==> trial 74: inputs <==
==> flow/design.v <==
module pwm #(
    parameter step = 10000
)(
    input logic clk, 
    input logic rst,
    input integer duty_cycle,  
    output logic pwm_out
);
    integer pwm_on;
    localparam integer scalar = step/100;
    int pwm_count;
    logic switch;
    always_ff @(posedge clk) begin
        if (rst) begin
            pwm_on <= 0;
            pwm_count <= 0;
            switch <= 0;
        end
        else begin
        pwm_on <= duty_cycle*scalar;
        if (duty_cycle >= 99 || duty_cycle <= 1) begin
            if (duty_cycle >= 99) begin
                switch <= 0;
            end
            if (duty_cycle <= 1) begin
                switch <= 1;
            end
        end
        else begin
            if (pwm_count > pwm_on - 1) begin
                switch <= 1;
                if (pwm_count > step - 1) begin
                    pwm_count <= 0;
                    switch <= 0;
                end
                else begin
                    pwm_count <= pwm_count + 1;
                end
            end
            else begin
                pwm_count <= pwm_count + 1;
            end
        end
        end
    end
    assign pwm_out = (switch) ? 1'b1 : 1'b0;
endmodule
module ramp #(
    parameter step = 2000000,  
    parameter [0:6] steps = 7'b0011100,  
    parameter int n_steps = $bits(steps)
)(
    input logic clk,
    input logic rst,
    output int pwm_value
);
    integer stage;  
    integer count;  
    integer pwm_count;  
    localparam integer substep = step / 100;
    function automatic integer rate(input integer i);
        integer next;
        integer current;
        begin
            if (i < n_steps - 1) next = steps[i + 1] ? 100 : 0;
            else next = steps[0] ? 100 : 0;
            current = steps[i] ? 100 : 0;
            rate = (next - current) / 100;
        end
    endfunction
    integer stage_rate;
    always_comb begin
        stage_rate = 0;
        for (int i = 0; i < n_steps; i++)
            if (stage == i) stage_rate = rate(i);
    end
    always_ff @(posedge clk) begin
        if (rst) begin
            stage <= 0;
            count <= 0;
            pwm_count <= 0;
            if (steps[0]) pwm_value <= 100;
            else pwm_value <= 0;
        end
        else begin
        pwm_count <= pwm_count + 1;
        if (pwm_count == substep - 1) begin
            pwm_value <= pwm_value + stage_rate;
            pwm_count <= 0;
        end
        count <= count + 1;  
        if (count == step) begin
            count <= 0;  
            if (stage < n_steps - 1) begin
                stage <= stage + 1;
            end 
            else begin
                stage <= 0;
                if (steps[0]) pwm_value <= 100;
                else pwm_value <= 0;
            end
        end
        end
    end
endmodule
module top(
    input logic clk,
    input logic rst,
    output logic    RGB_G,
    output logic    RGB_R,
    output logic    RGB_B
);
    logic red_out;
    integer red;
    logic green_out;
    integer green;
    logic blue_out;
    integer blue;
    ramp #(
        .steps (7'b1100011)
    )
    u1 (
        .clk (clk),
        .rst (rst),
        .pwm_value (red)
    );
    ramp #(
        .steps (7'b0111000)
    )
    u2 (
            .clk (clk),
            .rst (rst),
            .pwm_value (green)
        );
    ramp #(
        .steps (7'b0001110)
    )
    u3 (
        .clk (clk),
        .rst (rst),
        .pwm_value (blue)
    );
    pwm u4 (
        .clk (clk),
        .rst (rst),
        .duty_cycle (red),
        .pwm_out (red_out)
    );
    assign RGB_R = red_out;
    pwm u5 (
        .clk (clk),
        .rst (rst),
        .duty_cycle (green),
        .pwm_out (green_out)
    );
    assign RGB_G = green_out;
    pwm u6 (
        .clk (clk),
        .rst (rst),
        .duty_cycle (blue),
        .pwm_out (blue_out)
    );
    assign RGB_B = blue_out;
endmodule
==> flow/run.sh <==
#!/bin/bash
# the make line also repeats each setting of config.mk as NAME=value (left out here)
make -C /OpenROAD-flow-scripts/flow DESIGN_CONFIG=/design/flow/config.mk WORK_HOME=/design/flow/orfs CLKGATE_MAP_FILE= finish
==> flow/config.mk <==
export PLATFORM = sky130hd
export DESIGN_NAME = top
export DESIGN_NICKNAME = top
export VERILOG_FILES = /design/flow/design.v
export SDC_FILE = /design/flow/constraint.sdc
export NUM_CORES = 4
export LEC_CHECK = 0
export CAP_MARGIN = 0
export CORE_MARGIN = 2
export CORE_UTILIZATION = 72
export CTS_CLUSTER_SIZE = 26
export PLACE_DENSITY_LB_ADDON = 0.02
export SETUP_SLACK_MARGIN = 1.46
export SLEW_MARGIN = 20
==> flow/constraint.sdc <==
create_clock -name core_clock -period 4.94 [get_ports {clk}]
set_input_delay 0.9880 -clock core_clock [delete_from_list [all_inputs] [get_ports {clk}]]
set_output_delay 0.9880 -clock core_clock [all_outputs]
set_load 0.01 [all_outputs]
==> inputs of trial 40, as changes to trial 74 <==
==> flow/config.mk (replaced) <==
export PLATFORM = sky130hd
export DESIGN_NAME = top
export DESIGN_NICKNAME = top
export VERILOG_FILES = /design/flow/design.v
export SDC_FILE = /design/flow/constraint.sdc
export NUM_CORES = 4
export LEC_CHECK = 0
export ABC_AREA = 0
export CAP_MARGIN = 20
export CORE_MARGIN = 2
export CORE_UTILIZATION = 28
export GPL_TIMING_DRIVEN = 0
export HOLD_SLACK_MARGIN = 0.27
export MAX_ROUTING_LAYER = met4
export SETUP_SLACK_MARGIN = 2.48
export SLEW_MARGIN = 25
==> flow/constraint.sdc (replaced) <==
create_clock -name core_clock -period 10.0 [get_ports {clk}]
set_input_delay 2.0000 -clock core_clock [delete_from_list [all_inputs] [get_ports {clk}]]
set_output_delay 2.0000 -clock core_clock [all_outputs]
set_load 0.01 [all_outputs]
==> results <==
Status: trial 74 timing/DRC/antenna clean; trial 40 timing/DRC/antenna clean
Via/cell ratio: trial 74 6.19; trial 40 4.59
Detailed placer's ending HPWL: trial 74 57900 µm; trial 40 64800 µm
Critical R2R Capture: trial 74 u6.pwm_count[20]; trial 40 u5.pwm_count[4]
Post-layout period usage of the worst path: trial 74 0.916; trial 40 0.516
Launch instance of the worst min-delay path: trial 74 u1.pwm_count[0]; trial 40 u3.pwm_count[0]
Finished Layout Cells: trial 74 5859; trial 40 6898
Setup slack of the critical path after layout: trial 74 0.417 ns; trial 40 4.84 ns
Largest net degree at the start of global routing: trial 74 52; trial 40 33
Area added between synthesis and finish: trial 74 21.0%; trial 40 12.1%
OpenROAD warning count: trial 74 99; trial 40 96
Number of nets in the final layout: trial 74 5684; trial 40 5527
Part of the total power dissipated in combinational logic: trial 74 0.023; trial 40 0.019
No activity file was given, so power comes from the tool's default toggle rates.
